Setup of build 62:
==> flow/design.v <==
module ALU_16_bit(
input wire [15:0] A,
input wire [15:0] B,
input wire [3:0] ALU_FUN,
input wire clk,
output reg [15:0] ALU_OUT,
output reg Carry_Flag,
output reg Arith_Flag,
output reg Logic_Flag,
output reg CMP_Flag,
output reg Shift_Flag
);
reg [15:0] ALU_OUT_Comb;
always @ (*)
 begin
  Arith_Flag = 0;
  Logic_Flag = 0;
  CMP_Flag = 0;
  Shift_Flag = 0;
  Carry_Flag = 0;
  case (ALU_FUN)
    4'b0000: begin
	          {Carry_Flag, ALU_OUT_Comb} = A + B;
	          Arith_Flag = 1; 
			 end
	4'b0001: begin 
	          {Carry_Flag, ALU_OUT_Comb} = A - B;
	          Arith_Flag = 1;
 			 end
	4'b0010: begin 
	          ALU_OUT_Comb = A * B;
	          Arith_Flag = 1; 
			 end
	4'b0011: begin
	          if (B != 16'b0)
	           begin
			    ALU_OUT_Comb = A / B;
				Arith_Flag = 1;
			   end
			  else
			   begin
			    ALU_OUT_Comb = 16'b0;
				Arith_Flag = 1;
			   end
			 end
	4'b0100: begin 
	          ALU_OUT_Comb = A & B;
	          Logic_Flag = 1; 
			 end
	4'b0101: begin
	          ALU_OUT_Comb = A | B;
	          Logic_Flag = 1;
			 end
	4'b0110: begin 
	          ALU_OUT_Comb = ~ (A & B);
	          Logic_Flag = 1;
			 end
	4'b0111: begin
	          ALU_OUT_Comb = ~ (A | B);
	          Logic_Flag = 1;
			 end
	4'b1000: begin
	          ALU_OUT_Comb = A ^ B;
	          Logic_Flag = 1;
			 end
	4'b1001: begin 
	          ALU_OUT_Comb = ~ (A ^ B);
	          Logic_Flag = 1;
			 end
	4'b1010: begin
	          if (A == B)
	           begin
			    ALU_OUT_Comb = 16'b1;
				CMP_Flag = 1;
			   end
			  else
			   begin
			    ALU_OUT_Comb = 16'b0;
				CMP_Flag = 1;
			   end
			 end
	4'b1011: begin
	          if (A > B)
	           begin
			    ALU_OUT_Comb = 16'b10;
				CMP_Flag = 1;
			   end
			  else
			   begin
			    ALU_OUT_Comb = 16'b0;
				CMP_Flag = 1;
			   end
			 end
	4'b1100: begin
	          if (A < B)
	           begin
			    ALU_OUT_Comb = 16'b11;
				CMP_Flag = 1;
			   end
			  else
			   begin
			    ALU_OUT_Comb = 16'b0;
				CMP_Flag = 1;
			   end
			 end
	4'b1101: begin 
	          ALU_OUT_Comb = A >> 1 ;
	          Shift_Flag = 1;
			 end
	4'b1110: begin
           	  ALU_OUT_Comb = A << 1 ;
	          Shift_Flag = 1;
			 end
	default: ALU_OUT_Comb = 16'b0;
  endcase
 end
always @ (posedge clk)
 begin
  ALU_OUT <= ALU_OUT_Comb;
 end 
endmodule
make LEC_CHECK=0 ABC_AREA=1 CAP_MARGIN=20 CELL_PAD_IN_SITES_DETAIL_PLACEMENT=1 CELL_PAD_IN_SITES_GLOBAL_PLACEMENT=1 CORE_ASPECT_RATIO=1.36 CORE_MARGIN=2 CORE_UTILIZATION=40 CTS_CLUSTER_DIAMETER=324 HOLD_SLACK_MARGIN=-0.03 MAX_ROUTING_LAYER=met4 PLACE_DENSITY_LB_ADDON=0.09 SLEW_MARGIN=20 TNS_END_PERCENT=10 finish   # period 31.0 ns
run.sh (not shown) runs the stock make flow with config.mk's settings and CLKGATE_MAP_FILE=.
Build 62 finished all stages; the layout is clean.
--- input diff build 62..build 39 ---
==> flow/config.mk <==
export PLATFORM = sky130hd
export DESIGN_NAME = ALU_16_bit
export DESIGN_NICKNAME = ALU_16_bit
export VERILOG_FILES = /design/flow/design.v
export SDC_FILE = /design/flow/constraint.sdc
export NUM_CORES = 4
export LEC_CHECK = 0
export ABC_AREA = 1
export CAP_MARGIN = 15
export CORE_MARGIN = 2
export CORE_UTILIZATION = 55
export CTS_CLUSTER_DIAMETER = 338
export CTS_CLUSTER_SIZE = 98
export GPL_ROUTABILITY_DRIVEN = 0
export GPL_TIMING_DRIVEN = 0
export PLACE_DENSITY = 0.6
export SLEW_MARGIN = 20
export TNS_END_PERCENT = 15
--- outcome ---
Inverter count delta (build 39 -> build 62): insignificant
Of build 62 and build 39, the run reporting the lower synthesis-to-layout area growth was build 39.
Build 39 -> build 62: remaining routing DRC violations delta 0, exact match
diff inputs: build 39 => build 51
==> flow/config.mk <==
export PLATFORM = sky130hd
export DESIGN_NAME = ALU_16_bit
export DESIGN_NICKNAME = ALU_16_bit
export VERILOG_FILES = /design/flow/design.v
export SDC_FILE = /design/flow/constraint.sdc
export NUM_CORES = 4
export LEC_CHECK = 0
export ABC_AREA = 1
export CAP_MARGIN = 40
export CORE_MARGIN = 9
export CORE_UTILIZATION = 40
export CTS_CLUSTER_DIAMETER = 204
export CTS_CLUSTER_SIZE = 99
export GPL_ROUTABILITY_DRIVEN = 0
export GPL_TIMING_DRIVEN = 0
export PLACE_DENSITY = 0.41
export SLEW_MARGIN = 20
export TNS_END_PERCENT = 20
Notes after the runs:
Compared with build 39, in build 51 final cell count went up, final design area excluding fillers up about 3.4%.
Relative to build 39, the ratio of total power to cell area of build 51 is lower by about 0.9%.
Cmp build 39 and build 51 / overall power after layout / lower: build 39
Build 39 → build 51: count of final setup violators stayed essentially flat, highest net fanout along the worst path went down by 10.
Maximum frequency (lower): build 39
The inputs of build 18 differ from those of build 51 as listed below.
==> flow/config.mk <==
export PLATFORM = sky130hd
export DESIGN_NAME = ALU_16_bit
export DESIGN_NICKNAME = ALU_16_bit
export VERILOG_FILES = /design/flow/design.v
export SDC_FILE = /design/flow/constraint.sdc
export NUM_CORES = 4
export LEC_CHECK = 0
export ABC_AREA = 1
export CAP_MARGIN = 15
export CORE_ASPECT_RATIO = 0.5
export CORE_MARGIN = 2
export CORE_UTILIZATION = 72
export CTS_CLUSTER_DIAMETER = 338
export CTS_CLUSTER_SIZE = 98
export GPL_ROUTABILITY_DRIVEN = 0
export GPL_TIMING_DRIVEN = 0
export PLACE_DENSITY = 0.83
export SLEW_MARGIN = 20
export TNS_END_PERCENT = 15
### Flow results
- Data arrival time of the critical path: build 18 > build 51
- In the tables for build 51 and build 18, share of the final layout cell area in multi-input gates reads lower with build 51.
- Lower global-route usage among build 51 and build 18: build 51
- The count of buffer and inverter cells on the critical path in build 18 sits 9.1% above the value recorded for build 51.
- The maximum clock frequency of build 18 is lower than that of build 51.
Power is estimated from default activity; no workload was simulated.
